==> flow/design.v (excerpt) <==
module fir_7_7(
    input clk,
    input rst,
    input [7:0] weight_data,
    input [2:0] weight_idx,
    input weight_valid,
    output weight_ready,
    input [7:0] input_data,
    input input_valid,
    output input_ready,
    output [15:0] output_data,
    input output_ready,
    output output_valid 
    );
Size: roughly 2600 cells after synthesis, roughly 43 I/O pins, roughly 0.021 mm2 of cells after synthesis.
Settings: LEC_CHECK=0, ABC_AREA=1, CAP_MARGIN=20, CORE_MARGIN=2, CORE_UTILIZATION=72, CTS_CLUSTER_SIZE=73, PLACE_DENSITY_LB_ADDON=0.01, SETUP_SLACK_MARGIN=1.61, SLEW_MARGIN=20; clock period 6.15 ns.
run.sh (not shown) runs the stock make flow with config.mk's settings and CLKGATE_MAP_FILE=.
The first run produced a layout that fails on negative setup slack.
Then changed:
Settings changed: ABC_AREA 1 to not set, CORE_UTILIZATION 72 to 67, CTS_CLUSTER_SIZE 73 to not set, PLACE_DENSITY_LB_ADDON 0.01 to not set, SETUP_SLACK_MARGIN 1.61 to not set.
Clock period 6.15 ns to 6.51 ns, I/O delays scaled along.
The new run reached the layout checks and failed them: negative setup slack.
Total power goes down by 60%.
Clock skew goes up by 0.0085 ns.
Count of clock-buffer cells in the layout goes up by 3.
Cell area goes down by 2.9%.
Global-route usage goes down by 2.9 points.
Then changed:
Settings changed: CORE_UTILIZATION 67 to 40.
Clock period 6.51 ns to 8.0 ns, I/O delays scaled along.
Effect:
- The new run produced a clean layout
- power shrinks by 18%
- non-clock buffer count shrinks by 213
- via count shrinks by 9.1%
- worst hold slack got worse by 0.0085 ns
- wire length grows by 0.77%
- sequential share of layout area grows by 0.87 points
- setup slack improved by 1.1 ns
- sequential power shrinks by 17%
- count of clock-buffer cells in the layout shrinks by 3
- global-route usage shrinks by 15 points
- cell count grows by 2.2%
Then changed:
Settings changed: ABC_AREA set to 1, CORE_ASPECT_RATIO set to 1.91, CORE_UTILIZATION 40 to 19, CTS_CLUSTER_DIAMETER set to 235, CTS_CLUSTER_SIZE set to 87, GPL_ROUTABILITY_DRIVEN set to 0, PLACE_DENSITY_LB_ADDON set to 0.27, SLEW_MARGIN 20 to 35.
The changed run produced a clean layout.
Cell count is higher by 43%.
Setup slack is better by 0.16 ns.
Utilization falls by 23 points.
Cell area grows by 8.0%.
Via count rose by 11%.

* * *

## lane 1
Starting RTL as in the previous note.
make LEC_CHECK=0 CAP_MARGIN=25 CELL_PAD_IN_SITES_DETAIL_PLACEMENT=1 CELL_PAD_IN_SITES_GLOBAL_PLACEMENT=3 CORE_MARGIN=6 CORE_UTILIZATION=61 CTS_CLUSTER_SIZE=76 GPL_ROUTABILITY_DRIVEN=0 HOLD_SLACK_MARGIN=-0.05 MAX_ROUTING_LAYER=met4 MIN_ROUTING_LAYER=met1 PLACE_DENSITY_LB_ADDON=0.13 SETUP_SLACK_MARGIN=1.15 SLEW_MARGIN=40 TNS_END_PERCENT=50 finish   # period 6.64 ns
Lane 1 did not finish; the tool stopped in 3_1_place_gp_skip_io with error FLW-0024.
The following lists how lane 5 was set up differently from lane 1:
Settings: CELL_PAD_IN_SITES_DETAIL_PLACEMENT: 1 -> unset; PLACE_DENSITY_LB_ADDON: 0.13 -> unset; CORE_UTILIZATION: 61 -> 40; CAP_MARGIN: 25 -> 20; GPL_ROUTABILITY_DRIVEN: 0 -> unset; SETUP_SLACK_MARGIN: 1.15 -> unset; CTS_CLUSTER_SIZE: 76 -> unset; SLEW_MARGIN: 40 -> 20; MAX_ROUTING_LAYER: met4 -> unset; CELL_PAD_IN_SITES_GLOBAL_PLACEMENT: 3 -> unset; CORE_MARGIN: 6 -> 2; MIN_ROUTING_LAYER: met1 -> unset; HOLD_SLACK_MARGIN: -0.05 -> unset; TNS_END_PERCENT: 50 -> unset; the clock period (ns, I/O delays scaled along): 6.64 -> 7.51.
Notes after the runs:
The sole clean run among lane 5 and lane 1 is lane 5.
Lane 1: FLW-0024 in 3_1_place_gp_skip_io -> run aborted
Diff lane 5..lane 1 | share of flip-flops with an asynchronous set or reset | unchanged
Reported for lane 5 and lane 1, chip area line of the yosys report turned out identical to the last digit.
On effective utilization at floorplan: between lane 5 and lane 1, it ends up higher for lane 1.
Lane 5 against lane 1: yosys cell count closely matched the old numbers; standard-cell row count increased by about 25% relative to the old numbers; area fraction in full adders, half adders and majority gates has remained practically unchanged.
Taking lane 1 as the reference, in lane 5 floorplan die height went up about 18%, die outline area went up about 40%.
Compared with lane 1, lane 5 degrades core outline area.

* * *

## pepper
Starting RTL as in the previous note.
## fir_7_7
module fir_7_7(
    input clk,
    input rst,
    input [7:0] weight_data,
    input [2:0] weight_idx,
    input weight_valid,
    output weight_ready,
    input [7:0] input_data,
    input input_valid,
    output input_ready,
    output [15:0] output_data,
    input output_ready,
    output output_valid 
    );
clock: 9.18 ns
lec_check: 0
abc_area: 1
cap_margin: 30
core_margin: 8
core_utilization: 53
cts_cluster_diameter: 319
cts_cluster_size: 98
gpl_timing_driven: 0
max_routing_layer: met5
place_density: 0.4
setup_slack_margin: 0.24
slew_margin: 20
tns_end_percent: 35
Relative to pepper, the following input files were edited for tundra:
Settings: swapping 0 for 1 in GPL_TIMING_DRIVEN; swapping 53 for 72 in CORE_UTILIZATION; clearing TNS_END_PERCENT, which used to be 35; swapping 98 for 15 in CTS_CLUSTER_SIZE; swapping 8 for 2 in CORE_MARGIN; swapping 0.4 for 0.8 in PLACE_DENSITY; swapping 0.24 for -0.21 in SETUP_SLACK_MARGIN; swapping 9.18 for 6.44 in the clock period (ns, I/O delays scaled along).
==> results <==
- Relative to pepper, the detailed-route via count measured on tundra has increased by a little under 10%.
- The flow completed for tundra, but it is not clean: the layout still shows setup timing.
- pepper → tundra: number of H-tree levels now sits at about the same level; highest clock frequency the design can meet now sits higher; final area now sits higher; final hold slack now sits at about the same level; post-synthesis to final-layout area growth now sits higher.
- tundra against pepper: sequential share of layout area lost 0.88 points, power density over the cells picked up an extra 74%.
- In the reports for tundra and pepper, the smaller clock network power share belongs to tundra.
- Looking at overall die height across tundra and pepper, the one that comes out lower is tundra.
- Power share of the combinational group ended up 8.4 points higher on tundra than on pepper.
For maple, these inputs were changed with respect to tundra:
Settings: PLACE_DENSITY now 0.92, was 0.8; ABC_AREA now 0, was 1; CAP_MARGIN now 10, was 30; SETUP_SLACK_MARGIN now 1.3, was -0.21; MIN_ROUTING_LAYER now met2, previously not set; CTS_CLUSTER_SIZE no longer set, was 15; the clock period (ns, I/O delays scaled along) now 5.7, was 6.44.
### Flow results
- Final checks on tundra, whose flow otherwise completed, came back failing, citing setup timing.
- The flow ended early for maple: it failed with a tool error in global routing.
- Row multiplexer share of the synthesized area: maple higher / tundra lower
- tundra → maple: placed cell count shows a reduction of 448; die span in x shows a reduction of about 2.2%; overall die height shows a reduction of about 2.2%; area share of and-or/or-and cells after synthesis shows an increase of 0.41 points; number of enable-type register cells in the synthesized netlist shows no meaningful change.
- Delta (maple minus tundra): full die area has decreased, area figure in the yosys stat output saw a decrease, synthesized instance count saw a decrease, number of distinct library cells after synthesis moved up.
- The post-cts gate resize count in tundra is 1.09 times that in maple.
### maple -> juniper
Settings: removing ABC_AREA (formerly 0); removing SETUP_SLACK_MARGIN (formerly 1.3); changing CAP_MARGIN from 10 to 20; removing PLACE_DENSITY (formerly 0.92); changing CORE_UTILIZATION from 72 to 9; removing CTS_CLUSTER_DIAMETER (formerly 319); removing MAX_ROUTING_LAYER (formerly met5); removing GPL_TIMING_DRIVEN (formerly 1); removing MIN_ROUTING_LAYER (formerly met2); changing the clock period (ns, I/O delays scaled along) from 5.7 to 9.52.
==> comparison <==
- Post-cts sizing count in juniper vs maple: down 64
- juniper ended with more post-detailed-placement half-perimeter wirelength than maple.
- In terms of cell area after synthesis, maple and juniper differ only marginally.
- juniper finished end to end and its layout was clean on timing, DRC and antenna.

* * *

fir_7_7 again, from the RTL that the note above started with.
export LEC_CHECK = 0
export ABC_AREA = 0
export CAP_MARGIN = 30
export CORE_MARGIN = 2
export CORE_UTILIZATION = 72
export CTS_CLUSTER_DIAMETER = 319
export CTS_CLUSTER_SIZE = 27
export GPL_TIMING_DRIVEN = 1
export MAX_ROUTING_LAYER = met5
export PLACE_DENSITY = 0.8
export SETUP_SLACK_MARGIN = 1.08
export SLEW_MARGIN = 20
create_clock -name core_clock -period 6.44 [get_ports {clk}]
The baseline finished but fails on setup timing.
Next try:
==> flow/config.mk (replaced) <==
export PLATFORM = sky130hd
export DESIGN_NAME = fir_7_7
export DESIGN_NICKNAME = fir_7_7
export VERILOG_FILES = /design/flow/design.v
export SDC_FILE = /design/flow/constraint.sdc
export NUM_CORES = 4
export LEC_CHECK = 0
export ABC_AREA = 1
export CAP_MARGIN = 30
export CORE_MARGIN = 2
export CORE_UTILIZATION = 63
export CTS_CLUSTER_DIAMETER = 319
export GPL_TIMING_DRIVEN = 1
export MAX_ROUTING_LAYER = met5
export SETUP_SLACK_MARGIN = 0.24
export SLEW_MARGIN = 20
==> flow/constraint.sdc (replaced) <==
create_clock -name core_clock -period 6.37 [get_ports {clk}]
set_input_delay 1.2740 -clock core_clock [delete_from_list [all_inputs] [get_ports {clk}]]
set_output_delay 1.2740 -clock core_clock [all_outputs]
set_load 0.01 [all_outputs]
Effect:
- The changed run finished with setup timing left
- clock power hardly moves
- routed wire length falls by a few percent
- total power went up by well over a third
Next try:
==> flow/config.mk (replaced) <==
export PLATFORM = sky130hd
export DESIGN_NAME = fir_7_7
export DESIGN_NICKNAME = fir_7_7
export VERILOG_FILES = /design/flow/design.v
export SDC_FILE = /design/flow/constraint.sdc
export NUM_CORES = 4
export LEC_CHECK = 0
export CAP_MARGIN = 20
export CORE_MARGIN = 2
export CORE_UTILIZATION = 69
export SLEW_MARGIN = 20
==> flow/constraint.sdc (replaced) <==
create_clock -name core_clock -period 9.52 [get_ports {clk}]
set_input_delay 1.9040 -clock core_clock [delete_from_list [all_inputs] [get_ports {clk}]]
set_output_delay 1.9040 -clock core_clock [all_outputs]
set_load 0.01 [all_outputs]
- The new run finished with timing, DRC and antenna clean
- setup slack gains 2.4 ns
- clock-buffer cell count increases by 2
- sequential power goes down by 37%
- routed wire length goes down by 6.3%
Next try:
--- a/flow/config.mk
+++ b/flow/config.mk
@@ -9,3 +9,4 @@
 export CORE_MARGIN = 2
-export CORE_UTILIZATION = 69
+export CORE_UTILIZATION = 64
+export SETUP_SLACK_MARGIN = 1.43
 export SLEW_MARGIN = 20
==> flow/constraint.sdc (replaced) <==
create_clock -name core_clock -period 5.78 [get_ports {clk}]
set_input_delay 1.1560 -clock core_clock [delete_from_list [all_inputs] [get_ports {clk}]]
set_output_delay 1.1560 -clock core_clock [all_outputs]
set_load 0.01 [all_outputs]
The changed run produced a layout that fails on setup timing. Sequential share of layout area came out lower by 1.4 points. Setup slack degrades by 3.2 ns. Sequential cell count does not change. Wire length came out higher by 3.9%. Total power came out higher by 74%. Cell area came out higher by 12%. Core utilization came out higher by 3.5 points. Non-clock buffer count came out higher by 238. Via count came out higher by 5.8%. Synthesized cell count stays the same.
No activity file was given, so power comes from the tool's default toggle rates.
